**flow/run.sh**
```bash
#!/bin/bash
# the make line also repeats each setting of config.mk as NAME=value (left out here)
make -C /OpenROAD-flow-scripts/flow DESIGN_CONFIG=/design/flow/config.mk WORK_HOME=/design/flow/orfs CLKGATE_MAP_FILE= finish
```
**flow/config.mk**
```make
export PLATFORM = sky130hd
export DESIGN_NAME = CRC
export DESIGN_NICKNAME = CRC
export VERILOG_FILES = /design/flow/design.v
export SDC_FILE = /design/flow/constraint.sdc
export NUM_CORES = 4
export LEC_CHECK = 0
export ABC_AREA = 1
export CAP_MARGIN = 20
export CORE_ASPECT_RATIO = 1.87
export CORE_MARGIN = 2
export CORE_UTILIZATION = 72
export CTS_CLUSTER_DIAMETER = 177
export CTS_CLUSTER_SIZE = 46
export PLACE_DENSITY_LB_ADDON = 0.1
export SETUP_SLACK_MARGIN = 0.4
export SLEW_MARGIN = 20
```
**flow/constraint.sdc**
```tcl
create_clock -name core_clock -period 1.35 [get_ports {clk}]
set_input_delay 0.2700 -clock core_clock [delete_from_list [all_inputs] [get_ports {clk}]]
set_output_delay 0.2700 -clock core_clock [all_outputs]
set_load 0.01 [all_outputs]
```
**flow/design.v**
```verilog
module CRC(
input           clk,         
input           rst_n,       
input  [23:0]   Din,         
input           valid,       
input  [15:0]   size,        
output [14:0]   checksum,    
output          done         
);
reg [5:0] shift_count;       
reg [5:0] limit;             
wire [1:0] extra;            
wire [4:0] offset;           
wire finish;                 
reg [15:0] crc;                                    
localparam [15:0] polynomial = 16'b1100010110011001;      
reg CS, NS;
parameter IDLE = 1'b0, FIND = 1'b1;
always @(posedge clk or negedge rst_n)
begin
 if(~rst_n)
  CS <= IDLE;
 else CS <= NS;
end
always @(posedge clk)
begin
 case(CS)
  IDLE:
  begin
   crc <= (valid) ? (Din >> offset) : 16'hffff;             
   shift_count <= 0;
  end
  FIND:
  begin
  if(crc[15] == 1'b0)                                              
  begin                                                            
   if(shift_count < offset)                                        
    crc <= {crc[14:0],Din[offset - (shift_count + 6'd1)]};            
   else crc <= crc << 1;
   shift_count <= shift_count + 6'd1;
  end
  else crc <= crc ^ polynomial;                                    
  end
 endcase
end
always @(*)
begin
 limit = 6'd15 + offset;
 case(CS)
  IDLE:
  begin
   if(valid)
    NS = FIND;
   else NS = IDLE;
  end
  FIND:
  begin
   if(finish)
    NS = IDLE;
   else NS = FIND;
  end
  default: NS = IDLE;
 endcase
end
assign extra = size[2:0] - 3'd2;
assign offset = {extra, 3'b000};
assign finish = ((shift_count == limit) && (crc[15] == 1'b0)) ? 1'b1 : 1'b0;
assign done = (CS == FIND) && finish;
assign checksum = crc[14:0];
endmodule
```
==> results of run 1 <==
==> flow_summary.html, run 1 <==
<h2>Synthesis and place &amp; route</h2>
<table>
<tr><th>Metric</th><th>Value</th></tr>
<tr><th colspan="2">Yosys</th></tr>
<tr><td>Leading register cell type out of synthesis</td><td>sky130_fd_sc_hd__edfxtp_1</td></tr>
<tr><td>Post-synthesis cell type with the largest combined area</td><td>sky130_fd_sc_hd__edfxtp_1</td></tr>
<tr><td>Most instantiated cells after synthesis</td><td>sky130_fd_sc_hd__nand2_1 (48), sky130_fd_sc_hd__a21oi_1 (33), sky130_fd_sc_hd__o21ai_0 (28), sky130_fd_sc_hd__inv_1 (27), sky130_fd_sc_hd__nand3_1 (25)</td></tr>
<tr><td>Mapped cell area</td><td>approximately 1900 um2</td></tr>
<tr><td>Total nets after synthesis</td><td>322</td></tr>
<tr><td>Area of the synthesized netlist per yosys stat</td><td>1879 um2</td></tr>
<tr><td>Most used standard cell by instance count after synthesis</td><td>sky130_fd_sc_hd__nand2_1</td></tr>
<tr><td>Instance count of the mapped netlist</td><td>274</td></tr>
<tr><td>Sequential cell area fraction in the yosys report</td><td>0.3222</td></tr>
<tr><td>Prevailing logic family in the synthesized netlist</td><td>simple AND/OR/NAND/NOR gates</td></tr>
<tr><td>Count of library flops with an enable pin</td><td>14</td></tr>
<tr><td>Total of warnings raised by yosys</td><td>1</td></tr>
<tr><td>Unique cell types</td><td>31</td></tr>
<tr><td>Mean instance size in the synthesized netlist</td><td>~6.9 um2</td></tr>
<tr><td>XOR Share, Synth</td><td>0.01398</td></tr>
<tr><td>Multiplexer share of the synthesized area</td><td>0</td></tr>
<tr><td>Ao+oa area frac</td><td>0.2071</td></tr>
<tr><td>Yosys stat cell total</td><td>roughly 270</td></tr>
<tr><td>Share of Yosys cell area claimed by the top area cell type</td><td>0.2237</td></tr>
<tr><td>Simple-gate portion of the synthesized area</td><td>0.2583</td></tr>
<tr><td>Fa+ha+maj area frac</td><td>0.03329</td></tr>
<tr><td>Synth async-reset ratio</td><td>0.04348</td></tr>
<tr><td>Post-synthesis sequential element count</td><td>23</td></tr>
<tr><td>Leading cell types by total area after synthesis</td><td>sky130_fd_sc_hd__edfxtp_1 (22%), sky130_fd_sc_hd__nand2_1 (9.6%), sky130_fd_sc_hd__a21oi_1 (8.8%)</td></tr>
<tr><th colspan="2">Floorplan</th></tr>
<tr><td>Die footprint</td><td>3055 um2</td></tr>
<tr><td>Floorplan core area</td><td>2502 um2</td></tr>
<tr><td>Boundary Pins</td><td>59</td></tr>
<tr><td>Number of core rows</td><td>25</td></tr>
<tr><td>Core Density at Floorplan</td><td>0.7510</td></tr>
<tr><td>Die Width</td><td>between 40 and 50 um</td></tr>
<tr><td>Die extent in y</td><td>73.87 um</td></tr>
<tr><th colspan="2">Run status</th></tr>
<tr><td>Outcome</td><td>did not finish</td></tr>
<tr><td>First Err</td><td>[ERROR FLW-0024] Place density exceeds 1.0 (current PLACE_DENSITY_LB_ADDON =  0.1). Please check if the value of  PLACE_DENSITY_LB_ADDON is between 0 and 0.99.</td></tr>
<tr><td>Halt Stage</td><td>global placement</td></tr>
</table>
==> run 2, diff against run 1 <==
Settings changed: ABC_AREA 1 to default, CORE_ASPECT_RATIO 1.87 to 1.97, CORE_MARGIN 2 to 8, CORE_UTILIZATION 72 to 65, CTS_CLUSTER_DIAMETER 177 to 270, CTS_CLUSTER_SIZE 46 to 99, GPL_ROUTABILITY_DRIVEN from default to 0, PLACE_DENSITY_LB_ADDON 0.1 to default, SETUP_SLACK_MARGIN 0.4 to default, SLEW_MARGIN 20 to 0, TNS_END_PERCENT from default to 15.
Clock period 1.35 ns to 5.5 ns, I/O delays scaled along.
==> run 2 against run 1 <==
Net effect: synthesized area fell by 3.5%; synthesized cell count fell by 30%; now clean on timing, DRC and antenna; die area rose by 58%.
==> flow_summary.html, run 2 <==
<!-- implementation run metrics -->
<table>
<tr><th>Metric</th><th>Value</th></tr>
<tr><th colspan="2">GRT</th></tr>
<tr><td>Global-route wire length before repair</td><td>8100 um</td></tr>
<tr><td>Maximum number of pins on one net before global-route repair</td><td>28</td></tr>
<tr><td>Via count of the first global-routing pass</td><td>1680</td></tr>
<tr><td>GRT overflow</td><td>0</td></tr>
<tr><td>Initial antenna violation count</td><td>0</td></tr>
<tr><td>Aggregate global-route resource usage</td><td>0.2147</td></tr>
<tr><th colspan="2">Yosys</th></tr>
<tr><td>Post-synthesis cell type with the largest combined area</td><td>sky130_fd_sc_hd__edfxtp_1</td></tr>
<tr><td>Unique cell types</td><td>40 (+29%)</td></tr>
<tr><td>Post-synthesis sequential element count</td><td>23 (unchanged)</td></tr>
<tr><td>Mean instance size in the synthesized netlist</td><td>9.394 um2 (+37%)</td></tr>
<tr><td>Instance count of the mapped netlist</td><td>193 (-30%)</td></tr>
<tr><td>Synth async-reset ratio</td><td>0.04348 (unchanged)</td></tr>
<tr><td>Leading cell types by total area after synthesis</td><td>sky130_fd_sc_hd__edfxtp_1 (23%), sky130_fd_sc_hd__dfxtp_1 (8.8%), sky130_fd_sc_hd__mux2i_1 (7.7%)</td></tr>
<tr><td>Leading register cell type out of synthesis</td><td>sky130_fd_sc_hd__edfxtp_1</td></tr>
<tr><td>Ao+oa area frac</td><td>0.1691 (-0.03798)</td></tr>
<tr><td>Yosys stat cell total</td><td>193 (-30%)</td></tr>
<tr><td>Fa+ha+maj area frac</td><td>0.03451 (+0.001218)</td></tr>
<tr><td>Sequential cell area fraction in the yosys report</td><td>0.3340 (+0.01179)</td></tr>
<tr><td>XOR Share, Synth</td><td>0.03865 (+0.02467)</td></tr>
<tr><td>Share of Yosys cell area claimed by the top area cell type</td><td>0.2319 (+0.008182)</td></tr>
<tr><td>Simple-gate portion of the synthesized area</td><td>0.1442 (-0.1141)</td></tr>
<tr><td>Total nets after synthesis</td><td>241 (-25%)</td></tr>
<tr><td>Mapped cell area</td><td>1813 um2 (-3.5%)</td></tr>
<tr><td>Most instantiated cells after synthesis</td><td>sky130_fd_sc_hd__nand2_1 (17), sky130_fd_sc_hd__buf_4 (15), sky130_fd_sc_hd__edfxtp_1 (14), sky130_fd_sc_hd__mux2i_1 (14), sky130_fd_sc_hd__a21oi_1 (13)</td></tr>
<tr><td>Count of library flops with an enable pin</td><td>14 (unchanged)</td></tr>
<tr><td>Prevailing logic family in the synthesized netlist</td><td>multiplexers</td></tr>
<tr><td>Total of warnings raised by yosys</td><td>1 (unchanged)</td></tr>
<tr><td>Most used standard cell by instance count after synthesis</td><td>sky130_fd_sc_hd__nand2_1</td></tr>
<tr><td>Area of the synthesized netlist per yosys stat</td><td>1813 um2 (-3.5%)</td></tr>
<tr><td>Multiplexer share of the synthesized area</td><td>0.1725 (+0.1725)</td></tr>
<tr><th colspan="2">Floorplan</th></tr>
<tr><td>Floorplan core area</td><td>2736 um2 (+9.3%)</td></tr>
<tr><td>Die extent in y</td><td>90.13 um (+22%)</td></tr>
<tr><td>Boundary Pins</td><td>59 (unchanged)</td></tr>
<tr><td>Number of core rows</td><td>27 (+8.0%)</td></tr>
<tr><td>Die footprint</td><td>4833 um2 (+58%)</td></tr>
<tr><td>Core Density at Floorplan</td><td>0.6626 (-0.08845)</td></tr>
<tr><td>Die Width</td><td>53.63 um (+30%)</td></tr>
<tr><th colspan="2">Pwr</th></tr>
<tr><td>Total combinational power</td><td>roughly 0.00068 W</td></tr>
<tr><td>Power density over cell area</td><td>between 500 and 600 nW/um2</td></tr>
<tr><td>Pint</td><td>0.0007101 W</td></tr>
<tr><td>Switching portion of total power</td><td>0.4065</td></tr>
<tr><td>Power consumed by sequential cells</td><td>0.000411 W</td></tr>
<tr><td>Main power group</td><td>combinational logic</td></tr>
<tr><td>P_sw</td><td>0.0004863 W</td></tr>
<tr><td>Clk network pwr share</td><td>0.088</td></tr>
<tr><td>Max rail drop VDD</td><td>0.0004023 V</td></tr>
<tr><td>P_clk</td><td>between 0.0001 and 0.00015 W</td></tr>
<tr><td>Combinational Power Share</td><td>0.569</td></tr>
<tr><td>Leakage power summed over all cells</td><td>approximately 0.83 nW</td></tr>
<tr><td>Relative contribution of sequential cells to total power</td><td>0.344</td></tr>
<tr><th colspan="2">Detailed routing</th></tr>
<tr><td>Residual DRC count</td><td>0</td></tr>
<tr><td>Detailed-route wire length</td><td>4978 um</td></tr>
<tr><td>Final ANT Viol Nets</td><td>0</td></tr>
<tr><td>Antenna cell count</td><td>0</td></tr>
<tr><td>Number of detailed-route iterations in the first pass</td><td>4</td></tr>
<tr><td>Drt wl/cell</td><td>20.40 um</td></tr>
<tr><td>Number of vias per cell after detailed routing</td><td>6.508</td></tr>
<tr><td>Initial DRC Count</td><td>86</td></tr>
<tr><td>DR vias</td><td>1588</td></tr>
<tr><th colspan="2">Min path</th></tr>
<tr><td>Source of the worst hold timing path</td><td>crc[14]$_DFF_P_</td></tr>
<tr><td>Worst hold stages</td><td>2</td></tr>
<tr><td>Hold crit path type</td><td>register to register</td></tr>
<tr><td>Worst min-delay path endpoint</td><td>crc[15]$_DFF_P_</td></tr>
<tr><th colspan="2">CTS</th></tr>
<tr><td>Cts bufs inserted</td><td>3</td></tr>
<tr><td>Clock Sinks</td><td>23</td></tr>
<tr><td>Cell chosen for the clock root</td><td>sky130_fd_sc_hd__clkbuf_8</td></tr>
<tr><td>Clock latency on the worst-skew pair</td><td>0.26 ns</td></tr>
<tr><td>Clock Pin Slew Worst Setup and Hold Paths</td><td>0.08 ns</td></tr>
<tr><td>TritonCTS clock tree</td><td>yes</td></tr>
<tr><td>Max H-tree Level</td><td>1</td></tr>
<tr><td>Number of setup buffers added after CTS</td><td>0</td></tr>
<tr><td>Number of buffers inserted by hold repair at cts</td><td>0</td></tr>
<tr><td>Resize count post-CTS</td><td>0</td></tr>
<tr><td>Clock buffer depth</td><td>2</td></tr>
<tr><th colspan="2">Worst setup path</th></tr>
<tr><td>Type of the worst setup path</td><td>primary input to primary output</td></tr>
<tr><td>Slowest cell on crit path</td><td>sky130_fd_sc_hd__clkdlybuf4s50_1</td></tr>
<tr><td>Required arrival time at the worst endpoint</td><td>around 4.4 ns</td></tr>
<tr><td>Worst-path fanout max</td><td>22</td></tr>
<tr><td>CP Capture Point</td><td>done</td></tr>
<tr><td>Depth of the worst register-to-register path</td><td>7</td></tr>
<tr><td>Source of the worst register-to-register timing path</td><td>shift_count[2]$_SDFFCE_PN0P_</td></tr>
<tr><td>Critical path's most frequent cell</td><td>sky130_fd_sc_hd__clkdlybuf4s50_1</td></tr>
<tr><td>Cell count along the critical path</td><td>7</td></tr>
<tr><td>Crit-path cells</td><td>clkdlybuf4s50_1 -&gt; buf_4 -&gt; inv_2 -&gt; ha_1 -&gt; xor2_1 -&gt; nor4_1 -&gt; clkdlybuf4s50_1</td></tr>
<tr><td>Family with the most delay on the worst path</td><td>buffers and inverters</td></tr>
<tr><td>Kind of end point of the critical path</td><td>primary output</td></tr>
<tr><td>End of the worst register-to-register path</td><td>crc[0]$_DFF_P_</td></tr>
<tr><td>Buffer-and-inverter tally for the worst setup path</td><td>4</td></tr>
<tr><td>Crit path launch</td><td>size[1]</td></tr>
<tr><td>Worst setup SP type</td><td>primary input</td></tr>
<tr><td>Delay of the slowest cell on the worst path</td><td>0.60 ns</td></tr>
<tr><td>Arrival time at the worst endpoint</td><td>3.32 ns</td></tr>
<tr><td>Worst setup slack for register-to-register paths</td><td>2.67 ns</td></tr>
<tr><th colspan="2">Final timing</th></tr>
<tr><td>Hold Violations, Final</td><td>0</td></tr>
<tr><td>Actual transition at the worst max-transition pin</td><td>0.6712 ns</td></tr>
<tr><td>Final critical-path required period</td><td>4.419 ns</td></tr>
<tr><td>Max Fclk</td><td>roughly 230 MHz</td></tr>
<tr><td>Setup violators final</td><td>0</td></tr>
<tr><td>Clock Skew</td><td>between 0.005 and 0.006 ns</td></tr>
<tr><td>Unrepaired setup endpoints after global routing</td><td>false</td></tr>
<tr><td>Aggregate negative setup slack</td><td>0 ns</td></tr>
<tr><td>Pins Over Slew Limit</td><td>0</td></tr>
<tr><td>Period utilisation layout</td><td>0.8034</td></tr>
<tr><td>Slew margin rel.</td><td>0.5514</td></tr>
<tr><th colspan="2">Final layout</th></tr>
<tr><td>Final-layout fill cell count</td><td>196</td></tr>
<tr><td>Relative area change from synthesis to final layout</td><td>20.15%</td></tr>
<tr><td>Total number of nets in the final design</td><td>around 260</td></tr>
<tr><td>Core occupancy in the finished layout</td><td>0.7961</td></tr>
<tr><th colspan="2">Placed design</th></tr>
<tr><td>Placed wire-length estimate after detailed placement</td><td>3875 um</td></tr>
<tr><td>Port-buffer cells</td><td>44</td></tr>
<tr><th colspan="2">Run</th></tr>
<tr><td>OpenROAD warning count</td><td>42</td></tr>
<tr><td>Max-cap violations</td><td>0</td></tr>
<tr><th colspan="2">Run status</th></tr>
<tr><td>Outcome</td><td>finished clean</td></tr>
</table>
-- run 2: per-layer routing --
layer  routed length (um)  vias up  track usage
li1                     -      737            -
met5                    0        -            0
met4                  144        0      0.09958
met2                 2688       82       0.3711
met1                 1783      751       0.2361
met3                  361       18      0.03465
-- run 2: cell type report --
type | instances | area [um2] | area share
inverters | 4 | 15.01 | 0.006893
flip-flops and latches | 23 | 605.6 | 0.2780
clock buffers | 4 | 45.04 | 0.02068
well taps | 29 | 36.28 | 0.01666
repair buffers | 47 | 462.9 | 0.2125
multi-input cells | 137 | 1013 | 0.4652
-- run 2: metrics by stage --
stage	hold WS, ns	worst slack, ns	area (um2)	cells	total power [W]
2_1_floorplan	0.4503	2.091	1813	193	0.0009163
5_1_grt	0.5253	0.8701	2178	244	0.001274
3_5_place_dp	0.4750	1.083	2133	240	0.001090
3_3_place_gp	0.4698	1.086	2133	240	0.001050
6_report	0.4976	1.081	2178	244	0.001196
4_1_cts	0.4939	1.077	2178	244	0.001196
==> run 3, diff against run 2 <==
Settings changed: ABC_AREA from default to 1, CORE_ASPECT_RATIO 1.97 to default, CORE_MARGIN 8 to 2, CORE_UTILIZATION 65 to 72, CTS_CLUSTER_DIAMETER 270 to 204, CTS_CLUSTER_SIZE 99 to 46, GPL_ROUTABILITY_DRIVEN 0 to default, PLACE_DENSITY from default to 0.35, SETUP_SLACK_MARGIN from default to -0.14, SLEW_MARGIN 0 to 20, TNS_END_PERCENT 15 to default.
Clock period 5.5 ns to 1.35 ns, I/O delays scaled along.
==> run 3 against run 2 <==
Net effect: the run now fails in detailed placement; die area decreased by 37%; synthesized area increased by 3.7%; synthesized cell count increased by 42%.
==> flow_summary.html, run 3 <==
<h2>Synthesis and place &amp; route</h2>
<table>
<tr><th>Metric</th><th>Value</th></tr>
<tr><th colspan="2">Yosys</th></tr>
<tr><td>Yosys stat cell total</td><td>274 (+42%)</td></tr>
<tr><td>XOR Share, Synth</td><td>0.01398 (-0.02467)</td></tr>
<tr><td>Fa+ha+maj area frac</td><td>0.03329 (-0.001218)</td></tr>
<tr><td>Post-synthesis cell type with the largest combined area</td><td>sky130_fd_sc_hd__edfxtp_1</td></tr>
<tr><td>Total of warnings raised by yosys</td><td>1 (unchanged)</td></tr>
<tr><td>Most instantiated cells after synthesis</td><td>sky130_fd_sc_hd__nand2_1 (48), sky130_fd_sc_hd__a21oi_1 (33), sky130_fd_sc_hd__o21ai_0 (28), sky130_fd_sc_hd__inv_1 (27), sky130_fd_sc_hd__nand3_1 (25)</td></tr>
<tr><td>Share of Yosys cell area claimed by the top area cell type</td><td>0.2237 (-0.008182)</td></tr>
<tr><td>Leading register cell type out of synthesis</td><td>sky130_fd_sc_hd__edfxtp_1</td></tr>
<tr><td>Area of the synthesized netlist per yosys stat</td><td>1879 um2 (+3.7%)</td></tr>
<tr><td>Mapped cell area</td><td>1879 um2 (+3.7%)</td></tr>
<tr><td>Most used standard cell by instance count after synthesis</td><td>sky130_fd_sc_hd__nand2_1</td></tr>
<tr><td>Total nets after synthesis</td><td>322 (+34%)</td></tr>
<tr><td>Leading cell types by total area after synthesis</td><td>sky130_fd_sc_hd__edfxtp_1 (22%), sky130_fd_sc_hd__nand2_1 (9.6%), sky130_fd_sc_hd__a21oi_1 (8.8%)</td></tr>
<tr><td>Instance count of the mapped netlist</td><td>274 (+42%)</td></tr>
<tr><td>Unique cell types</td><td>31 (-23%)</td></tr>
<tr><td>Mean instance size in the synthesized netlist</td><td>6.859 um2 (-27%)</td></tr>
<tr><td>Synth async-reset ratio</td><td>0.04348 (unchanged)</td></tr>
<tr><td>Prevailing logic family in the synthesized netlist</td><td>simple AND/OR/NAND/NOR gates</td></tr>
<tr><td>Ao+oa area frac</td><td>0.2071 (+0.03798)</td></tr>
<tr><td>Post-synthesis sequential element count</td><td>23 (unchanged)</td></tr>
<tr><td>Simple-gate portion of the synthesized area</td><td>0.2583 (+0.1141)</td></tr>
<tr><td>Count of library flops with an enable pin</td><td>14 (unchanged)</td></tr>
<tr><td>Multiplexer share of the synthesized area</td><td>0 (-0.1725)</td></tr>
<tr><td>Sequential cell area fraction in the yosys report</td><td>0.3222 (-0.01179)</td></tr>
<tr><th colspan="2">Floorplan</th></tr>
<tr><td>Boundary Pins</td><td>59 (unchanged)</td></tr>
<tr><td>Core Density at Floorplan</td><td>0.7586 (+0.09603)</td></tr>
<tr><td>Die extent in y</td><td>55.09 um (-39%)</td></tr>
<tr><td>Floorplan core area</td><td>2477 um2 (-9.5%)</td></tr>
<tr><td>Number of core rows</td><td>18 (-33%)</td></tr>
<tr><td>Die footprint</td><td>3035 um2 (-37%)</td></tr>
<tr><td>Die Width</td><td>55.09 um (+2.7%)</td></tr>
<tr><th colspan="2">Placed design</th></tr>
<tr><td>Port-buffer cells</td><td>44 (unchanged)</td></tr>
<tr><td>GPL Wtd Cong</td><td>0.8899</td></tr>
<tr><th colspan="2">Run status</th></tr>
<tr><td>Halt Stage</td><td>detailed placement</td></tr>
<tr><td>Outcome</td><td>did not finish</td></tr>
<tr><td>First Err</td><td>[ERROR DPL-0038] Utilization greater than 100%, impossible to legalize</td></tr>
</table>
[run 3: per-stage QoR]
step	setup slack (ns)	power, W	instance area (um2)	hold slack (ns)	std cells
after floorplan	-0.5540	0.004257	1884	-0.02559	274
after global placement	-1.109	0.005504	2525	0.4264	364
==> run 4, diff against run 3 <==
Settings changed: CORE_UTILIZATION 72 to 70, CTS_CLUSTER_DIAMETER 204 to 28, CTS_CLUSTER_SIZE 46 to 32, PLACE_DENSITY 0.35 to default, PLACE_DENSITY_LB_ADDON from default to 0.27, SETUP_SLACK_MARGIN -0.14 to 0.46, SLEW_MARGIN 20 to 40.
Clock period 1.35 ns to 2.5 ns, I/O delays scaled along.
==> run 4 against run 3 <==
Net effect: the run fails in global placement; synthesized cell count is the same; synthesized area is the same; die area is 2.6% higher.
==> flow_summary.html, run 4 <==
<h2>Synthesis and place &amp; route</h2>
<table>
<tr><th>Metric</th><th>Value</th></tr>
<tr><th colspan="2">Run status</th></tr>
<tr><td>Outcome</td><td>did not finish</td></tr>
<tr><td>Halt Stage</td><td>global placement</td></tr>
<tr><td>First Err</td><td>[ERROR FLW-0024] Place density exceeds 1.0 (current PLACE_DENSITY_LB_ADDON =  0.27). Please check if the value of  PLACE_DENSITY_LB_ADDON is between 0 and 0.99.</td></tr>
<tr><th colspan="2">Yosys</th></tr>
<tr><td>Sequential cell area fraction in the yosys report</td><td>0.3222 (unchanged)</td></tr>
<tr><td>Leading cell types by total area after synthesis</td><td>sky130_fd_sc_hd__edfxtp_1 (22%), sky130_fd_sc_hd__nand2_1 (9.6%), sky130_fd_sc_hd__a21oi_1 (8.8%)</td></tr>
<tr><td>Total nets after synthesis</td><td>322 (unchanged)</td></tr>
<tr><td>Share of Yosys cell area claimed by the top area cell type</td><td>0.2237 (unchanged)</td></tr>
<tr><td>Area of the synthesized netlist per yosys stat</td><td>1879 um2 (unchanged)</td></tr>
<tr><td>Mean instance size in the synthesized netlist</td><td>6.859 um2 (unchanged)</td></tr>
<tr><td>Post-synthesis sequential element count</td><td>23 (unchanged)</td></tr>
<tr><td>Prevailing logic family in the synthesized netlist</td><td>simple AND/OR/NAND/NOR gates</td></tr>
<tr><td>XOR Share, Synth</td><td>0.01398 (unchanged)</td></tr>
<tr><td>Synth async-reset ratio</td><td>0.04348 (unchanged)</td></tr>
<tr><td>Simple-gate portion of the synthesized area</td><td>0.2583 (unchanged)</td></tr>
<tr><td>Post-synthesis cell type with the largest combined area</td><td>sky130_fd_sc_hd__edfxtp_1</td></tr>
<tr><td>Ao+oa area frac</td><td>0.2071 (unchanged)</td></tr>
<tr><td>Count of library flops with an enable pin</td><td>14 (unchanged)</td></tr>
<tr><td>Fa+ha+maj area frac</td><td>0.03329 (unchanged)</td></tr>
<tr><td>Total of warnings raised by yosys</td><td>1 (unchanged)</td></tr>
<tr><td>Most used standard cell by instance count after synthesis</td><td>sky130_fd_sc_hd__nand2_1</td></tr>
<tr><td>Mapped cell area</td><td>1879 um2 (unchanged)</td></tr>
<tr><td>Leading register cell type out of synthesis</td><td>sky130_fd_sc_hd__edfxtp_1</td></tr>
<tr><td>Unique cell types</td><td>31 (unchanged)</td></tr>
<tr><td>Multiplexer share of the synthesized area</td><td>0 (unchanged)</td></tr>
<tr><td>Most instantiated cells after synthesis</td><td>sky130_fd_sc_hd__nand2_1 (48), sky130_fd_sc_hd__a21oi_1 (33), sky130_fd_sc_hd__o21ai_0 (28), sky130_fd_sc_hd__inv_1 (27), sky130_fd_sc_hd__nand3_1 (25)</td></tr>
<tr><td>Instance count of the mapped netlist</td><td>274 (unchanged)</td></tr>
<tr><td>Yosys stat cell total</td><td>274 (unchanged)</td></tr>
<tr><th colspan="2">Floorplan</th></tr>
<tr><td>Floorplan core area</td><td>2500 um2 (+0.91%)</td></tr>
<tr><td>Core Density at Floorplan</td><td>0.7518 (-0.006834)</td></tr>
<tr><td>Die footprint</td><td>3115 um2 (+2.6%)</td></tr>
<tr><td>Number of core rows</td><td>18 (unchanged)</td></tr>
<tr><td>Die extent in y</td><td>55.82 um (+1.3%)</td></tr>
<tr><td>Die Width</td><td>55.82 um (+1.3%)</td></tr>
<tr><td>Boundary Pins</td><td>59 (unchanged)</td></tr>
</table>
==> run 5, diff against run 4 <==
Settings changed: CORE_UTILIZATION 70 to 72, CTS_CLUSTER_DIAMETER 28 to 393, CTS_CLUSTER_SIZE 32 to 98, PLACE_DENSITY from default to 0.37, PLACE_DENSITY_LB_ADDON 0.27 to default, SETUP_SLACK_MARGIN 0.46 to default, SLEW_MARGIN 40 to 20, TNS_END_PERCENT from default to 10.
Clock period 2.5 ns to 1.77 ns, I/O delays scaled along.
==> run 5 against run 4 <==
Net effect: the flow stops in clock tree synthesis; synthesized area unchanged; die area decreased by 2.6%; synthesized cell count did not move.
==> flow_summary.html, run 5 <==
<h2>Synthesis and place &amp; route</h2>
<table>
<tr><th>Metric</th><th>Value</th></tr>
<tr><th colspan="2">Run status</th></tr>
<tr><td>Outcome</td><td>did not finish</td></tr>
<tr><td>Halt Stage</td><td>clock tree synthesis</td></tr>
<tr><td>First Err</td><td>[ERROR DPL-0038] Utilization greater than 100%, impossible to legalize</td></tr>
<tr><th colspan="2">Yosys</th></tr>
<tr><td>Ao+oa area frac</td><td>0.2071 (unchanged)</td></tr>
<tr><td>Most used standard cell by instance count after synthesis</td><td>sky130_fd_sc_hd__nand2_1</td></tr>
<tr><td>Sequential cell area fraction in the yosys report</td><td>0.3222 (unchanged)</td></tr>
<tr><td>Post-synthesis cell type with the largest combined area</td><td>sky130_fd_sc_hd__edfxtp_1</td></tr>
<tr><td>Leading cell types by total area after synthesis</td><td>sky130_fd_sc_hd__edfxtp_1 (22%), sky130_fd_sc_hd__nand2_1 (9.6%), sky130_fd_sc_hd__a21oi_1 (8.8%)</td></tr>
<tr><td>Yosys stat cell total</td><td>274 (unchanged)</td></tr>
<tr><td>Total of warnings raised by yosys</td><td>1 (unchanged)</td></tr>
<tr><td>Count of library flops with an enable pin</td><td>14 (unchanged)</td></tr>
<tr><td>Most instantiated cells after synthesis</td><td>sky130_fd_sc_hd__nand2_1 (48), sky130_fd_sc_hd__a21oi_1 (33), sky130_fd_sc_hd__o21ai_0 (28), sky130_fd_sc_hd__inv_1 (27), sky130_fd_sc_hd__nand3_1 (25)</td></tr>
<tr><td>Share of Yosys cell area claimed by the top area cell type</td><td>0.2237 (unchanged)</td></tr>
<tr><td>Unique cell types</td><td>31 (unchanged)</td></tr>
<tr><td>Synth async-reset ratio</td><td>0.04348 (unchanged)</td></tr>
<tr><td>Mean instance size in the synthesized netlist</td><td>6.859 um2 (unchanged)</td></tr>
<tr><td>Multiplexer share of the synthesized area</td><td>0 (unchanged)</td></tr>
<tr><td>Simple-gate portion of the synthesized area</td><td>0.2583 (unchanged)</td></tr>
<tr><td>Area of the synthesized netlist per yosys stat</td><td>1879 um2 (unchanged)</td></tr>
<tr><td>Prevailing logic family in the synthesized netlist</td><td>simple AND/OR/NAND/NOR gates</td></tr>
<tr><td>Instance count of the mapped netlist</td><td>274 (unchanged)</td></tr>
<tr><td>Leading register cell type out of synthesis</td><td>sky130_fd_sc_hd__edfxtp_1</td></tr>
<tr><td>Fa+ha+maj area frac</td><td>0.03329 (unchanged)</td></tr>
<tr><td>Post-synthesis sequential element count</td><td>23 (unchanged)</td></tr>
<tr><td>Total nets after synthesis</td><td>322 (unchanged)</td></tr>
<tr><td>XOR Share, Synth</td><td>0.01398 (unchanged)</td></tr>
<tr><td>Mapped cell area</td><td>1879 um2 (unchanged)</td></tr>
<tr><th colspan="2">Placed design</th></tr>
<tr><td>Number of placed cells counting well taps</td><td>346</td></tr>
<tr><td>GPL Wtd Cong</td><td>just under 0.9</td></tr>
<tr><td>Standard cell area after detailed placement</td><td>between 2000 and 2500 um2</td></tr>
<tr><td>Port-buffer cells</td><td>44</td></tr>
<tr><td>Placed wire-length estimate after detailed placement</td><td>between 5000 and 6000 um</td></tr>
<tr><th colspan="2">Floorplan</th></tr>
<tr><td>Core Density at Floorplan</td><td>0.7586 (+0.006834)</td></tr>
<tr><td>Number of core rows</td><td>18 (unchanged)</td></tr>
<tr><td>Die footprint</td><td>3035 um2 (-2.6%)</td></tr>
<tr><td>Die Width</td><td>55.09 um (-1.3%)</td></tr>
<tr><td>Floorplan core area</td><td>2477 um2 (-0.90%)</td></tr>
<tr><td>Die extent in y</td><td>55.09 um (-1.3%)</td></tr>
<tr><td>Boundary Pins</td><td>59 (unchanged)</td></tr>
</table>
[run 5: through the flow]
stage                       util  hold WS, ns  setup slack, ns
after floorplan                -      0.05841          -0.1340
after global placement    0.9596       0.5077          -0.8604
after detailed placement  0.9596       0.5156          -0.9611
==> run 6, diff against run 5 <==
Settings changed: CORE_UTILIZATION 72 to 70, CTS_CLUSTER_DIAMETER 393 to 29, CTS_CLUSTER_SIZE 98 to 40, HOLD_SLACK_MARGIN from default to -0.09, PLACE_DENSITY 0.37 to default, SETUP_SLACK_MARGIN from default to 0.59, TNS_END_PERCENT 10 to default.
Clock period 1.77 ns to 2.49 ns, I/O delays scaled along.
==> run 6 against run 5 <==
Net effect: the run fails in global routing; die area is 2.6% higher; synthesized area is the same; synthesized cell count is the same.
==> flow_summary.html, run 6 <==
<h2>Synthesis and place &amp; route</h2>
<table>
<tr><th>Metric</th><th>Value</th></tr>
<tr><th colspan="2">Run status</th></tr>
<tr><td>Outcome</td><td>did not finish</td></tr>
<tr><td>Halt Stage</td><td>global routing</td></tr>
<tr><td>First Err</td><td>[ERROR GRT-0232] Routing congestion too high. Check the congestion heatmap in the GUI.</td></tr>
<tr><th colspan="2">Placed design</th></tr>
<tr><td>Port-buffer cells</td><td>44 (unchanged)</td></tr>
<tr><td>Worst slack, placed</td><td>-0.5238 ns (+0.4373 ns)</td></tr>
<tr><td>Standard cell area after detailed placement</td><td>2290 um2 (-3.7%)</td></tr>
<tr><td>GPL Wtd Cong</td><td>0.8785 (-0.51%)</td></tr>
<tr><td>Placed wire-length estimate after detailed placement</td><td>4265 um (-19%)</td></tr>
<tr><th colspan="2">Yosys</th></tr>
<tr><td>Total of warnings raised by yosys</td><td>1 (unchanged)</td></tr>
<tr><td>Fa+ha+maj area frac</td><td>0.03329 (unchanged)</td></tr>
<tr><td>Post-synthesis cell type with the largest combined area</td><td>sky130_fd_sc_hd__edfxtp_1</td></tr>
<tr><td>Multiplexer share of the synthesized area</td><td>0 (unchanged)</td></tr>
<tr><td>Sequential cell area fraction in the yosys report</td><td>0.3222 (unchanged)</td></tr>
<tr><td>Mean instance size in the synthesized netlist</td><td>6.859 um2 (unchanged)</td></tr>
<tr><td>Count of library flops with an enable pin</td><td>14 (unchanged)</td></tr>
<tr><td>Area of the synthesized netlist per yosys stat</td><td>1879 um2 (unchanged)</td></tr>
<tr><td>Total nets after synthesis</td><td>322 (unchanged)</td></tr>
<tr><td>Leading cell types by total area after synthesis</td><td>sky130_fd_sc_hd__edfxtp_1 (22%), sky130_fd_sc_hd__nand2_1 (9.6%), sky130_fd_sc_hd__a21oi_1 (8.8%)</td></tr>
<tr><td>Instance count of the mapped netlist</td><td>274 (unchanged)</td></tr>
<tr><td>Post-synthesis sequential element count</td><td>23 (unchanged)</td></tr>
<tr><td>Prevailing logic family in the synthesized netlist</td><td>simple AND/OR/NAND/NOR gates</td></tr>
<tr><td>Mapped cell area</td><td>1879 um2 (unchanged)</td></tr>
<tr><td>Share of Yosys cell area claimed by the top area cell type</td><td>0.2237 (unchanged)</td></tr>
<tr><td>Ao+oa area frac</td><td>0.2071 (unchanged)</td></tr>
<tr><td>XOR Share, Synth</td><td>0.01398 (unchanged)</td></tr>
<tr><td>Yosys stat cell total</td><td>274 (unchanged)</td></tr>
<tr><td>Unique cell types</td><td>31 (unchanged)</td></tr>
<tr><td>Most instantiated cells after synthesis</td><td>sky130_fd_sc_hd__nand2_1 (48), sky130_fd_sc_hd__a21oi_1 (33), sky130_fd_sc_hd__o21ai_0 (28), sky130_fd_sc_hd__inv_1 (27), sky130_fd_sc_hd__nand3_1 (25)</td></tr>
<tr><td>Most used standard cell by instance count after synthesis</td><td>sky130_fd_sc_hd__nand2_1</td></tr>
<tr><td>Leading register cell type out of synthesis</td><td>sky130_fd_sc_hd__edfxtp_1</td></tr>
<tr><td>Synth async-reset ratio</td><td>0.04348 (unchanged)</td></tr>
<tr><td>Simple-gate portion of the synthesized area</td><td>0.2583 (unchanged)</td></tr>
<tr><th colspan="2">Floorplan</th></tr>
<tr><td>Core Density at Floorplan</td><td>0.7518 (-0.006834)</td></tr>
<tr><td>Number of core rows</td><td>18 (unchanged)</td></tr>
<tr><td>Die extent in y</td><td>55.82 um (+1.3%)</td></tr>
<tr><td>Floorplan core area</td><td>2500 um2 (+0.91%)</td></tr>
<tr><td>Die Width</td><td>55.82 um (+1.3%)</td></tr>
<tr><td>Die footprint</td><td>3115 um2 (+2.6%)</td></tr>
<tr><td>Boundary Pins</td><td>59 (unchanged)</td></tr>
<tr><th colspan="2">CTS</th></tr>
<tr><td>Clock Sinks</td><td>23</td></tr>
<tr><td>Clock buffer depth</td><td>2</td></tr>
<tr><td>Cts bufs inserted</td><td>3</td></tr>
<tr><td>Cell chosen for the clock root</td><td>sky130_fd_sc_hd__clkbuf_4</td></tr>
<tr><td>Max H-tree Level</td><td>1</td></tr>
<tr><th colspan="2">GRT</th></tr>
<tr><td>Aggregate global-route resource usage</td><td>0.6882</td></tr>
<tr><td>GRT overflow</td><td>22</td></tr>
</table>
==> run 6: metal layers <==
layer,GRT overflow,global-route usage
met1,0,0.7212
met2,15,0.8861
met3,0,0.4628
met4,7,0.6633
met5,0,0.07143
==> run 6: timing repair <==
action,4_1_cts
gates cloned,0
endpoints found under the setup margin,11
setup buffers,4
resized,16
pin swaps,2
hold buffers,0
==> run 6: per-stage QoR <==
step / utilization / instances / hold slack [ns]
floorplan: - / 274 / 0.2024
global placement: 0.9159 / 331 / 0.5430
detailed placement: 0.9159 / 331 / 0.5556
CTS: 0.9424 / 339 / 0.2906
==> run 7, diff against run 6 <==
Settings changed: CELL_PAD_IN_SITES_DETAIL_PLACEMENT from default to 2, CORE_MARGIN 2 to 9, CORE_UTILIZATION 70 to 19, CTS_CLUSTER_DIAMETER 29 to 163, CTS_CLUSTER_SIZE 40 to 38, GPL_TIMING_DRIVEN from default to 1, HOLD_SLACK_MARGIN -0.09 to 0.3, MAX_ROUTING_LAYER from default to met4, MIN_ROUTING_LAYER from default to met2, PLACE_DENSITY_LB_ADDON from default to 0.21, SETUP_SLACK_MARGIN 0.59 to 0.19, SLEW_MARGIN 20 to 40, TNS_END_PERCENT from default to 20.
Clock period 2.49 ns to 3.76 ns, I/O delays scaled along.
==> run 7 against run 6 <==
Net effect: the run now finishes clean; die area rose to 4.4 times the previous value; synthesized area unchanged; synthesized cell count unchanged.
==> flow_summary.html, run 7 <==
<!-- implementation run metrics -->
<table>
<tr><th>Metric</th><th>Value</th></tr>
<tr><th colspan="2">Detailed routing</th></tr>
<tr><td>Final ANT Viol Nets</td><td>0</td></tr>
<tr><td>Residual DRC count</td><td>0</td></tr>
<tr><td>Number of detailed-route iterations in the first pass</td><td>5</td></tr>
<tr><td>Number of vias per cell after detailed routing</td><td>6.079</td></tr>
<tr><td>Initial DRC Count</td><td>312</td></tr>
<tr><td>Detailed-route wire length</td><td>between 6000 and 7000 um</td></tr>
<tr><td>DR vias</td><td>2602</td></tr>
<tr><td>Drt wl/cell</td><td>16.10 um</td></tr>
<tr><td>Antenna cell count</td><td>0</td></tr>
<tr><th colspan="2">CTS</th></tr>
<tr><td>Cts bufs inserted</td><td>3 (unchanged)</td></tr>
<tr><td>TritonCTS clock tree</td><td>yes</td></tr>
<tr><td>Max H-tree Level</td><td>1 (unchanged)</td></tr>
<tr><td>Number of buffers inserted by hold repair at cts</td><td>0 (unchanged)</td></tr>
<tr><td>Clock buffer depth</td><td>2 (unchanged)</td></tr>
<tr><td>Clock Pin Slew Worst Setup and Hold Paths</td><td>~0.080 ns</td></tr>
<tr><td>Clock Sinks</td><td>23 (unchanged)</td></tr>
<tr><td>Cell chosen for the clock root</td><td>sky130_fd_sc_hd__clkbuf_8</td></tr>
<tr><td>Clock latency on the worst-skew pair</td><td>between 0.2 and 0.3 ns</td></tr>
<tr><th colspan="2">Floorplan</th></tr>
<tr><td>Die extent in y</td><td>117.5 um (+110%)</td></tr>
<tr><td>Core Density at Floorplan</td><td>0.1996 (-0.5522)</td></tr>
<tr><td>Floorplan core area</td><td>9415 um2 (+280%)</td></tr>
<tr><td>Die footprint</td><td>13800 um2 (+340%)</td></tr>
<tr><td>Boundary Pins</td><td>59 (unchanged)</td></tr>
<tr><td>Die Width</td><td>117.5 um (+110%)</td></tr>
<tr><td>Number of core rows</td><td>35 (+17)</td></tr>
<tr><th colspan="2">Pwr</th></tr>
<tr><td>Power consumed by sequential cells</td><td>between 0.0006 and 0.0007 W</td></tr>
<tr><td>Switching portion of total power</td><td>0.4952</td></tr>
<tr><td>Max rail drop VDD</td><td>slightly above 0.0002 V</td></tr>
<tr><td>Leakage power summed over all cells</td><td>1.023 nW</td></tr>
<tr><td>Total combinational power</td><td>about 0.0013 W</td></tr>
<tr><td>Clk network pwr share</td><td>0.081</td></tr>
<tr><td>P_clk</td><td>between 0.00015 and 0.0002 W</td></tr>
<tr><td>Power density over cell area</td><td>between 800 and 900 nW/um2</td></tr>
<tr><td>Pint</td><td>approximately 0.0010 W</td></tr>
<tr><td>Combinational Power Share</td><td>0.623</td></tr>
<tr><td>Main power group</td><td>combinational logic</td></tr>
<tr><td>Relative contribution of sequential cells to total power</td><td>0.296</td></tr>
<tr><td>P_sw</td><td>0.001018 W</td></tr>
<tr><th colspan="2">GRT</th></tr>
<tr><td>Initial antenna violation count</td><td>0</td></tr>
<tr><td>Via count of the first global-routing pass</td><td>2999</td></tr>
<tr><td>Aggregate global-route resource usage</td><td>0.1522</td></tr>
<tr><td>GRT overflow</td><td>0</td></tr>
<tr><td>Global-route wire length before repair</td><td>between 10000 and 15000 um</td></tr>
<tr><td>Maximum number of pins on one net before global-route repair</td><td>25</td></tr>
<tr><th colspan="2">Worst setup path</th></tr>
<tr><td>Worst setup SP type</td><td>primary input</td></tr>
<tr><td>Family with the most delay on the worst path</td><td>buffers and inverters</td></tr>
<tr><td>Depth of the worst register-to-register path</td><td>14</td></tr>
<tr><td>End of the worst register-to-register path</td><td>crc[0]$_DFF_P_</td></tr>
<tr><td>Crit path launch</td><td>size[1]</td></tr>
<tr><td>Arrival time at the worst endpoint</td><td>2.34 ns</td></tr>
<tr><td>Delay of the slowest cell on the worst path</td><td>0.56 ns</td></tr>
<tr><td>Slowest cell on crit path</td><td>sky130_fd_sc_hd__clkdlybuf4s50_1</td></tr>
<tr><td>Worst-path fanout max</td><td>4</td></tr>
<tr><td>Source of the worst register-to-register timing path</td><td>shift_count[0]$_SDFFCE_PN0P_</td></tr>
<tr><td>Kind of end point of the critical path</td><td>primary output</td></tr>
<tr><td>Buffer-and-inverter tally for the worst setup path</td><td>4</td></tr>
<tr><td>CP Capture Point</td><td>done</td></tr>
<tr><td>Cell count along the critical path</td><td>8</td></tr>
<tr><td>Required arrival time at the worst endpoint</td><td>3.01 ns</td></tr>
<tr><td>Type of the worst setup path</td><td>primary input to primary output</td></tr>
<tr><td>Worst setup slack for register-to-register paths</td><td>1.45 ns</td></tr>
<tr><td>Crit-path cells</td><td>clkdlybuf4s50_1 -&gt; inv_2 -&gt; ha_1 -&gt; inv_1 -&gt; nor2_1 -&gt; nor4_2 -&gt; and2_1 -&gt; dlymetal6s2s_1</td></tr>
<tr><th colspan="2">Final timing</th></tr>
<tr><td>Unrepaired setup endpoints after global routing</td><td>false</td></tr>
<tr><td>Aggregate negative setup slack</td><td>0 ns</td></tr>
<tr><td>Hold Violations, Final</td><td>0</td></tr>
<tr><td>Period utilisation layout</td><td>0.8221</td></tr>
<tr><td>Pins Over Slew Limit</td><td>0</td></tr>
<tr><td>Setup violators final</td><td>0</td></tr>
<tr><td>Clock Skew</td><td>~0.011 ns</td></tr>
<tr><td>Min Hold Slack</td><td>0.5620 ns</td></tr>
<tr><td>Slew margin rel.</td><td>0.5276</td></tr>
<tr><td>Max Fclk</td><td>around 320 MHz</td></tr>
<tr><td>Final critical-path required period</td><td>3.091 ns</td></tr>
<tr><td>Actual transition at the worst max-transition pin</td><td>0.7069 ns</td></tr>
<tr><th colspan="2">Yosys</th></tr>
<tr><td>Prevailing logic family in the synthesized netlist</td><td>simple AND/OR/NAND/NOR gates</td></tr>
<tr><td>Leading cell types by total area after synthesis</td><td>sky130_fd_sc_hd__edfxtp_1 (22%), sky130_fd_sc_hd__nand2_1 (9.6%), sky130_fd_sc_hd__a21oi_1 (8.8%)</td></tr>
<tr><td>Most used standard cell by instance count after synthesis</td><td>sky130_fd_sc_hd__nand2_1</td></tr>
<tr><td>Fa+ha+maj area frac</td><td>0.03329 (unchanged)</td></tr>
<tr><td>Share of Yosys cell area claimed by the top area cell type</td><td>0.2237 (unchanged)</td></tr>
<tr><td>Total of warnings raised by yosys</td><td>1 (unchanged)</td></tr>
<tr><td>Area of the synthesized netlist per yosys stat</td><td>1879 um2 (unchanged)</td></tr>
<tr><td>Sequential cell area fraction in the yosys report</td><td>0.3222 (unchanged)</td></tr>
<tr><td>XOR Share, Synth</td><td>0.01398 (unchanged)</td></tr>
<tr><td>Unique cell types</td><td>31 (unchanged)</td></tr>
<tr><td>Total nets after synthesis</td><td>322 (unchanged)</td></tr>
<tr><td>Instance count of the mapped netlist</td><td>274 (unchanged)</td></tr>
<tr><td>Mapped cell area</td><td>1879 um2 (unchanged)</td></tr>
<tr><td>Simple-gate portion of the synthesized area</td><td>0.2583 (unchanged)</td></tr>
<tr><td>Synth async-reset ratio</td><td>0.04348 (unchanged)</td></tr>
<tr><td>Count of library flops with an enable pin</td><td>14 (unchanged)</td></tr>
<tr><td>Leading register cell type out of synthesis</td><td>sky130_fd_sc_hd__edfxtp_1</td></tr>
<tr><td>Multiplexer share of the synthesized area</td><td>0 (unchanged)</td></tr>
<tr><td>Post-synthesis cell type with the largest combined area</td><td>sky130_fd_sc_hd__edfxtp_1</td></tr>
<tr><td>Most instantiated cells after synthesis</td><td>sky130_fd_sc_hd__nand2_1 (48), sky130_fd_sc_hd__a21oi_1 (33), sky130_fd_sc_hd__o21ai_0 (28), sky130_fd_sc_hd__inv_1 (27), sky130_fd_sc_hd__nand3_1 (25)</td></tr>
<tr><td>Yosys stat cell total</td><td>274 (unchanged)</td></tr>
<tr><td>Post-synthesis sequential element count</td><td>23 (unchanged)</td></tr>
<tr><td>Ao+oa area frac</td><td>0.2071 (unchanged)</td></tr>
<tr><td>Mean instance size in the synthesized netlist</td><td>6.859 um2 (unchanged)</td></tr>
<tr><th colspan="2">Final layout</th></tr>
<tr><td>Total number of nets in the final design</td><td>348</td></tr>
<tr><td>Count of placed standard cells in the final layout, fillers left out</td><td>around 430</td></tr>
<tr><td>Total area of multi-input combinational cells</td><td>969.7 um2</td></tr>
<tr><td>Final-layout fill cell count</td><td>1116</td></tr>
<tr><td>Sequential standard cell area</td><td>between 600 and 700 um2</td></tr>
<tr><td>Relative area change from synthesis to final layout</td><td>27.30%</td></tr>
<tr><th colspan="2">Min path</th></tr>
<tr><td>Worst min-delay path endpoint</td><td>crc[15]$_DFF_P_</td></tr>
<tr><td>Worst hold stages</td><td>2</td></tr>
<tr><td>Hold crit path type</td><td>register to register</td></tr>
<tr><td>Source of the worst hold timing path</td><td>crc[14]$_DFF_P_</td></tr>
<tr><th colspan="2">Run status</th></tr>
<tr><td>Outcome</td><td>finished clean</td></tr>
<tr><th colspan="2">Placed design</th></tr>
<tr><td>Placed wire-length estimate after detailed placement</td><td>5475 um (+28%)</td></tr>
<tr><td>Port-buffer cells</td><td>44 (unchanged)</td></tr>
<tr><td>GPL Wtd Cong</td><td>0.7980 (-9.2%)</td></tr>
<tr><td>Number of placed cells counting well taps</td><td>423 (+28%)</td></tr>
<tr><th colspan="2">Run</th></tr>
<tr><td>Max-cap violations</td><td>0</td></tr>
<tr><td>OpenROAD warning count</td><td>40</td></tr>
</table>
run 7: per-stage QoR:
stage          area, um2  setup WS [ns]  total power [W]  utilization
6_report            2392         0.6688         0.002055       0.2541
3_3_place_gp        2331         0.2186         0.001832       0.2476
2_1_floorplan       1879          1.049         0.001521            -
4_1_cts             2382         0.2161         0.002055       0.2530
5_1_grt             2392         0.5655         0.002265       0.2541
3_5_place_dp        2331         0.1626         0.001881       0.2476
run 7: layout make-up:
class                   count  area share
well taps                 129     0.06747
repair buffers             48      0.1977
multi-input cells         190      0.4053
flip-flops and latches     23      0.2531
inverters                  34     0.05753
clock buffers               4     0.01883
run 7: metal layers:
layer	share of wire	vias to the layer above	global-route usage
met5	0	-	-
met4	0.021	0	0.01642
met3	0.42	21	0.2091
met2	0.55	694	0.1715
met1	0	944	-
li1	-	943	-
run 7: what timing repair did:
item / CTS / global route
pin swaps: 0 / 1
buffers inserted: 0 / 1
resized: 1 / 1
setup endpoints to repair: 1 / 1
==> run 8, diff against run 7 <==
Settings changed: CELL_PAD_IN_SITES_GLOBAL_PLACEMENT from default to 1, CORE_ASPECT_RATIO from default to 0.59, CORE_MARGIN 9 to 7, CORE_UTILIZATION 19 to 27, TNS_END_PERCENT 20 to 80.
==> run 8 against run 7 <==
Net effect: hold slack improved by 0.012 ns; synthesized cell count did not move; clock skew fell by 0.0098 ns.
==> flow_summary.html, run 8 <==
<!-- implementation run metrics -->
<table>
<tr><th>Metric</th><th>Value</th></tr>
<tr><th colspan="2">CTS</th></tr>
<tr><td>Max H-tree Level</td><td>1 (unchanged)</td></tr>
<tr><td>Cell chosen for the clock root</td><td>sky130_fd_sc_hd__clkbuf_16</td></tr>
<tr><td>Number of setup buffers added after CTS</td><td>0 (unchanged)</td></tr>
<tr><td>Clock Sinks</td><td>23 (unchanged)</td></tr>
<tr><td>Clock Pin Slew Worst Setup and Hold Paths</td><td>0.07 ns (about the same)</td></tr>
<tr><td>Clock latency on the worst-skew pair</td><td>0.26 ns (-0.02 ns)</td></tr>
<tr><td>Clock buffer depth</td><td>2 (unchanged)</td></tr>
<tr><td>TritonCTS clock tree</td><td>yes</td></tr>
<tr><td>Number of buffers inserted by hold repair at cts</td><td>0 (unchanged)</td></tr>
<tr><td>Cts bufs inserted</td><td>3 (unchanged)</td></tr>
<tr><th colspan="2">Pwr</th></tr>
<tr><td>P_sw</td><td>0.001124 W (+10%)</td></tr>
<tr><td>Max rail drop VDD</td><td>0.0002947 V (+44%)</td></tr>
<tr><td>P_clk</td><td>0.000252 W (+51%)</td></tr>
<tr><td>Power consumed by sequential cells</td><td>0.000625 W (+3%)</td></tr>
<tr><td>Pint</td><td>0.001112 W (+7.2%)</td></tr>
<tr><td>Clk network pwr share</td><td>0.113 (+0.032)</td></tr>
<tr><td>Power density over cell area</td><td>938.3 nW/um2 (+9.2%)</td></tr>
<tr><td>Leakage power summed over all cells</td><td>1.032 nW (+0.94%)</td></tr>
<tr><td>Total combinational power</td><td>0.00136 W (+6%)</td></tr>
<tr><td>Combinational Power Share</td><td>0.608 (-0.015)</td></tr>
<tr><td>Switching portion of total power</td><td>0.5027 (+0.007462)</td></tr>
<tr><td>Main power group</td><td>combinational logic</td></tr>
<tr><td>Relative contribution of sequential cells to total power</td><td>0.280 (-0.016)</td></tr>
<tr><th colspan="2">Detailed routing</th></tr>
<tr><td>Antenna cell count</td><td>0 (unchanged)</td></tr>
<tr><td>Residual DRC count</td><td>0 (unchanged)</td></tr>
<tr><td>DR vias</td><td>2666 (+2.5%)</td></tr>
<tr><td>Final ANT Viol Nets</td><td>0 (unchanged)</td></tr>
<tr><td>Initial DRC Count</td><td>215 (-31%)</td></tr>
<tr><td>Detailed-route wire length</td><td>7403 um (+7.4%)</td></tr>
<tr><td>Drt wl/cell</td><td>19.18 um (+19%)</td></tr>
<tr><td>Number of vias per cell after detailed routing</td><td>6.907 (+14%)</td></tr>
<tr><td>Number of detailed-route iterations in the first pass</td><td>5 (unchanged)</td></tr>
<tr><th colspan="2">Final timing</th></tr>
<tr><td>Slew margin rel.</td><td>0.4914 (-0.03615)</td></tr>
<tr><td>Final critical-path required period</td><td>3.434 ns (+0.3427 ns)</td></tr>
<tr><td>Pins Over Slew Limit</td><td>0 (unchanged)</td></tr>
<tr><td>Setup violators final</td><td>0 (unchanged)</td></tr>
<tr><td>Aggregate negative setup slack</td><td>0 ns (unchanged)</td></tr>
<tr><td>Period utilisation layout</td><td>0.9133 (+0.09115)</td></tr>
<tr><td>Hold Violations, Final</td><td>0 (unchanged)</td></tr>
<tr><td>Clock Skew</td><td>0.0008076 ns (-0.009846 ns)</td></tr>
<tr><td>Unrepaired setup endpoints after global routing</td><td>false</td></tr>
<tr><td>Max Fclk</td><td>291.2 MHz (-10%)</td></tr>
<tr><td>Actual transition at the worst max-transition pin</td><td>0.7610 ns (+0.05409 ns)</td></tr>
<tr><th colspan="2">Yosys</th></tr>
<tr><td>Prevailing logic family in the synthesized netlist</td><td>simple AND/OR/NAND/NOR gates</td></tr>
<tr><td>Ao+oa area frac</td><td>0.2071 (unchanged)</td></tr>
<tr><td>Fa+ha+maj area frac</td><td>0.03329 (unchanged)</td></tr>
<tr><td>Post-synthesis cell type with the largest combined area</td><td>sky130_fd_sc_hd__edfxtp_1</td></tr>
<tr><td>Simple-gate portion of the synthesized area</td><td>0.2583 (unchanged)</td></tr>
<tr><td>Count of library flops with an enable pin</td><td>14 (unchanged)</td></tr>
<tr><td>Post-synthesis sequential element count</td><td>23 (unchanged)</td></tr>
<tr><td>Total of warnings raised by yosys</td><td>1 (unchanged)</td></tr>
<tr><td>Total nets after synthesis</td><td>322 (unchanged)</td></tr>
<tr><td>Mapped cell area</td><td>1879 um2 (unchanged)</td></tr>
<tr><td>Multiplexer share of the synthesized area</td><td>0 (unchanged)</td></tr>
<tr><td>Leading cell types by total area after synthesis</td><td>sky130_fd_sc_hd__edfxtp_1 (22%), sky130_fd_sc_hd__nand2_1 (9.6%), sky130_fd_sc_hd__a21oi_1 (8.8%)</td></tr>
<tr><td>Leading register cell type out of synthesis</td><td>sky130_fd_sc_hd__edfxtp_1</td></tr>
<tr><td>Mean instance size in the synthesized netlist</td><td>6.859 um2 (unchanged)</td></tr>
<tr><td>Unique cell types</td><td>31 (unchanged)</td></tr>
<tr><td>Most used standard cell by instance count after synthesis</td><td>sky130_fd_sc_hd__nand2_1</td></tr>
<tr><td>Sequential cell area fraction in the yosys report</td><td>0.3222 (unchanged)</td></tr>
<tr><td>Area of the synthesized netlist per yosys stat</td><td>1879 um2 (unchanged)</td></tr>
<tr><td>XOR Share, Synth</td><td>0.01398 (unchanged)</td></tr>
<tr><td>Yosys stat cell total</td><td>274 (unchanged)</td></tr>
<tr><td>Synth async-reset ratio</td><td>0.04348 (unchanged)</td></tr>
<tr><td>Most instantiated cells after synthesis</td><td>sky130_fd_sc_hd__nand2_1 (48), sky130_fd_sc_hd__a21oi_1 (33), sky130_fd_sc_hd__o21ai_0 (28), sky130_fd_sc_hd__inv_1 (27), sky130_fd_sc_hd__nand3_1 (25)</td></tr>
<tr><td>Instance count of the mapped netlist</td><td>274 (unchanged)</td></tr>
<tr><td>Share of Yosys cell area claimed by the top area cell type</td><td>0.2237 (unchanged)</td></tr>
<tr><th colspan="2">Final layout</th></tr>
<tr><td>Core occupancy in the finished layout</td><td>0.3525 (+0.09837)</td></tr>
<tr><td>Total number of nets in the final design</td><td>348 (unchanged)</td></tr>
<tr><td>Relative area change from synthesis to final layout</td><td>26.83%</td></tr>
<tr><th colspan="2">GRT</th></tr>
<tr><td>GRT overflow</td><td>0 (unchanged)</td></tr>
<tr><td>Via count of the first global-routing pass</td><td>3236 (+7.9%)</td></tr>
<tr><td>Global-route wire length before repair</td><td>11450 um (+6.5%)</td></tr>
<tr><td>Initial antenna violation count</td><td>0 (unchanged)</td></tr>
<tr><td>Aggregate global-route resource usage</td><td>0.2443 (+0.09216)</td></tr>
<tr><td>Maximum number of pins on one net before global-route repair</td><td>25 (unchanged)</td></tr>
<tr><th colspan="2">Worst setup path</th></tr>
<tr><td>Kind of end point of the critical path</td><td>primary output</td></tr>
<tr><td>Critical path's most frequent cell</td><td>sky130_fd_sc_hd__clkdlybuf4s50_1</td></tr>
<tr><td>Slowest cell on crit path</td><td>sky130_fd_sc_hd__clkdlybuf4s50_1</td></tr>
<tr><td>Crit-path cells</td><td>clkdlybuf4s50_1 -&gt; ha_1 -&gt; xor2_1 -&gt; nor4_4 -&gt; and2_1 -&gt; clkdlybuf4s50_1</td></tr>
<tr><td>Source of the worst register-to-register timing path</td><td>shift_count[0]$_SDFFCE_PN0P_</td></tr>
<tr><td>Worst setup slack for register-to-register paths</td><td>1.29 ns (-0.16 ns)</td></tr>
<tr><td>End of the worst register-to-register path</td><td>crc[0]$_DFF_P_</td></tr>
<tr><td>Delay of the slowest cell on the worst path</td><td>0.54 ns (-0.02 ns)</td></tr>
<tr><td>CP Capture Point</td><td>done</td></tr>
<tr><td>Crit path launch</td><td>size[0]</td></tr>
<tr><td>Arrival time at the worst endpoint</td><td>2.68 ns (+0.34 ns)</td></tr>
<tr><td>Required arrival time at the worst endpoint</td><td>3.01 ns (about the same)</td></tr>
<tr><td>Worst-path fanout max</td><td>3 (-1)</td></tr>
<tr><td>Worst setup SP type</td><td>primary input</td></tr>
<tr><td>Type of the worst setup path</td><td>primary input to primary output</td></tr>
<tr><td>Depth of the worst register-to-register path</td><td>14 (unchanged)</td></tr>
<tr><td>Family with the most delay on the worst path</td><td>buffers and inverters</td></tr>
<tr><td>Buffer-and-inverter tally for the worst setup path</td><td>2 (-2)</td></tr>
<tr><td>Cell count along the critical path</td><td>6 (-2)</td></tr>
<tr><th colspan="2">Floorplan</th></tr>
<tr><td>Boundary Pins</td><td>59 (unchanged)</td></tr>
<tr><td>Die footprint</td><td>9574 um2 (-31%)</td></tr>
<tr><td>Floorplan core area</td><td>6763 um2 (-28%)</td></tr>
<tr><td>Die Width</td><td>122.6 um (+4.4%)</td></tr>
<tr><td>Core Density at Floorplan</td><td>0.2779 (+0.07829)</td></tr>
<tr><td>Number of core rows</td><td>23 (-34%)</td></tr>
<tr><td>Die extent in y</td><td>78.09 um (-34%)</td></tr>
<tr><th colspan="2">Placed design</th></tr>
<tr><td>GPL Wtd Cong</td><td>0.7813 (-2.1%)</td></tr>
<tr><td>Port-buffer cells</td><td>44 (unchanged)</td></tr>
<tr><td>Placed wire-length estimate after detailed placement</td><td>5477 um (about the same)</td></tr>
<tr><th colspan="2">Run</th></tr>
<tr><td>Max-cap violations</td><td>0 (unchanged)</td></tr>
<tr><td>OpenROAD warning count</td><td>40 (unchanged)</td></tr>
<tr><th colspan="2">Min path</th></tr>
<tr><td>Hold crit path type</td><td>register to register</td></tr>
<tr><td>Worst hold stages</td><td>2 (unchanged)</td></tr>
<tr><td>Worst min-delay path endpoint</td><td>crc[15]$_DFF_P_</td></tr>
<tr><td>Source of the worst hold timing path</td><td>crc[14]$_DFF_P_</td></tr>
<tr><th colspan="2">Run status</th></tr>
<tr><td>Outcome</td><td>finished clean</td></tr>
</table>
-- run 8: timing repair --
item | CTS | global route
hold endpoints to repair | 0 | 0
gates cloned | 0 | 0
setup endpoints to repair | 1 | 1
gates resized | 1 | 2
pin swaps | 1 | 1
-- run 8: stage by stage --
step	hold slack, ns	instances	total power [W]	worst slack (ns)	area, um2
2_1_floorplan	0.4564	274	0.001521	1.049	1879
3_3_place_gp	0.5528	382	0.001865	0.2396	2286
3_5_place_dp	0.5532	382	0.001916	0.08392	2286
4_1_cts	0.5750	386	0.002191	0.2067	2372
5_1_grt	0.5938	386	0.002413	0.2155	2384
6_report	0.5740	386	0.002236	0.3261	2384
-- run 8: area by class of cell --
cell class,instances,area [um2]
clock inverters,1,5.005
well taps,87,108.9
flip-flops and latches,23,605.6
clock buffers,3,75.07
multi-input cells,190,978.4
inverters,34,137.6
fillers,820,4379
repair buffers,48,473.0
-- run 8: routing by layer --
metal	share of wire	track usage	up-vias
li1	-	-	942
met1	0	-	943
met2	0.48	0.2412	751
met3	0.49	0.3908	30
met4	0.024	0.01390	0
met5	0	-	-
==> run 9, diff against run 8 <==
Settings changed: ABC_AREA 1 to default, CELL_PAD_IN_SITES_DETAIL_PLACEMENT 2 to default, CELL_PAD_IN_SITES_GLOBAL_PLACEMENT 1 to 2, CORE_ASPECT_RATIO 0.59 to default, CORE_MARGIN 7 to 2, CORE_UTILIZATION 27 to 40, CTS_CLUSTER_DIAMETER 163 to default, CTS_CLUSTER_SIZE 38 to default, GPL_ROUTABILITY_DRIVEN from default to 0, HOLD_SLACK_MARGIN 0.3 to 0.2, MAX_ROUTING_LAYER met4 to default, MIN_ROUTING_LAYER met2 to default, PLACE_DENSITY_LB_ADDON 0.21 to default, SETUP_SLACK_MARGIN 0.19 to default, SLEW_MARGIN 40 to 10, TNS_END_PERCENT 80 to default.
Clock period 3.76 ns to 5.5 ns, I/O delays scaled along.
==> run 9 against run 8 <==
Net effect: flip-flop count unchanged; via count down 44%; global-route usage down 4.4 points; count of clock-buffer cells in the layout unchanged; clock skew up 0.0026 ns; critical endpoint unchanged.
==> flow_summary.html, run 9 <==
<!-- implementation run metrics -->
<table>
<tr><th>Metric</th><th>Value</th></tr>
<tr><th colspan="2">Run status</th></tr>
<tr><td>Outcome</td><td>finished clean</td></tr>
<tr><th colspan="2">Yosys</th></tr>
<tr><td>Multiplexer share of the synthesized area</td><td>0.1725 (+0.1725)</td></tr>
<tr><td>Fa+ha+maj area frac</td><td>0.03451 (+0.001218)</td></tr>
<tr><td>Share of Yosys cell area claimed by the top area cell type</td><td>0.2319 (+0.008182)</td></tr>
<tr><td>Simple-gate portion of the synthesized area</td><td>0.1442 (-0.1141)</td></tr>
<tr><td>Instance count of the mapped netlist</td><td>193 (-30%)</td></tr>
<tr><td>Post-synthesis sequential element count</td><td>23 (unchanged)</td></tr>
<tr><td>Prevailing logic family in the synthesized netlist</td><td>multiplexers</td></tr>
<tr><th colspan="2">Pwr</th></tr>
<tr><td>Relative contribution of sequential cells to total power</td><td>0.351 (+0.071)</td></tr>
<tr><td>Combinational Power Share</td><td>0.555 (-0.053)</td></tr>
<tr><td>Power consumed by sequential cells</td><td>0.000418 W (-33%)</td></tr>
<tr><td>Power density over cell area</td><td>540.0 nW/um2 (-42%)</td></tr>
<tr><th colspan="2">Placed design</th></tr>
<tr><td>Placed wire-length estimate after detailed placement</td><td>3627 um (-34%)</td></tr>
<tr><td>Port-buffer cells</td><td>44 (unchanged)</td></tr>
<tr><th colspan="2">Floorplan</th></tr>
<tr><td>Floorplan core area</td><td>4354 um2 (-36%)</td></tr>
<tr><td>Die Width</td><td>71.33 um (-42%)</td></tr>
<tr><td>Boundary Pins</td><td>59 (unchanged)</td></tr>
<tr><th colspan="2">Worst setup path</th></tr>
<tr><td>Delay of the slowest cell on the worst path</td><td>0.62 ns (+0.08 ns)</td></tr>
<tr><td>Crit path launch</td><td>size[1]</td></tr>
<tr><td>Crit-path cells</td><td>clkdlybuf4s50_1 -&gt; buf_4 -&gt; inv_2 -&gt; ha_1 -&gt; xor2_1 -&gt; nor4_1 -&gt; clkdlybuf4s50_1</td></tr>
<tr><th colspan="2">GRT</th></tr>
<tr><td>GRT overflow</td><td>0 (unchanged)</td></tr>
<tr><td>Global-route wire length before repair</td><td>7845 um (-32%)</td></tr>
<tr><th colspan="2">Run</th></tr>
<tr><td>Max-cap violations</td><td>0 (unchanged)</td></tr>
<tr><td>OpenROAD warning count</td><td>42 (+5.0%)</td></tr>
<tr><th colspan="2">CTS</th></tr>
<tr><td>Clock Pin Slew Worst Setup and Hold Paths</td><td>0.09 ns (+0.02 ns)</td></tr>
<tr><td>Max H-tree Level</td><td>1 (unchanged)</td></tr>
<tr><td>Cell chosen for the clock root</td><td>sky130_fd_sc_hd__clkbuf_8</td></tr>
<tr><th colspan="2">Detailed routing</th></tr>
<tr><td>Drt wl/cell</td><td>18.31 um (-4.5%)</td></tr>
<tr><td>Antenna cell count</td><td>0 (unchanged)</td></tr>
<tr><td>Initial DRC Count</td><td>86 (-60%)</td></tr>
<tr><th colspan="2">Min path</th></tr>
<tr><td>Worst hold stages</td><td>2 (unchanged)</td></tr>
<tr><td>Worst min-delay path endpoint</td><td>crc[15]$_DFF_P_</td></tr>
<tr><th colspan="2">Final timing</th></tr>
<tr><td>Slew margin rel.</td><td>0.4626 (-0.02886)</td></tr>
<tr><td>Clock Skew</td><td>0.003444 ns (+0.002636 ns)</td></tr>
</table>
## run 9: area by class of cell
| cell class | count | share of cell area |
|---|---|---|
| multi-input cells | 137 | 0.4605 |
| flip-flops and latches | 23 | 0.2752 |
| repair buffers | 46 | 0.2069 |
| well taps | 52 | 0.02956 |
| clock buffers | 3 | 0.01876 |
| inverters | 4 | 0.006822 |
| clock inverters | 1 | 0.002274 |
## run 9: layer usage
| layer | up-vias | share of wire | global-route usage |
|---|---|---|---|
| li1 | 734 | - | - |
| met1 | 726 | 0.45 | 0.2647 |
| met2 | 41 | 0.49 | 0.3477 |
| met3 | 4 | 0.051 | 0.02813 |
| met4 | 0 | 0.0078 | 0.04403 |
| met5 | - | 0 | 0 |
## run 9: stage by stage
stage	power (W)	hold slack, ns	instance area, um2	cells
2_1_floorplan	0.0009163	0.4503	1813	193
6_report	0.001189	0.4970	2201	266
4_1_cts	0.001199	0.4983	2201	266
3_3_place_gp	0.001066	0.4757	2155	262
3_5_place_dp	0.001080	0.4829	2155	262
5_1_grt	0.001278	0.5205	2201	266
Power and IR drop assume default switching activity.
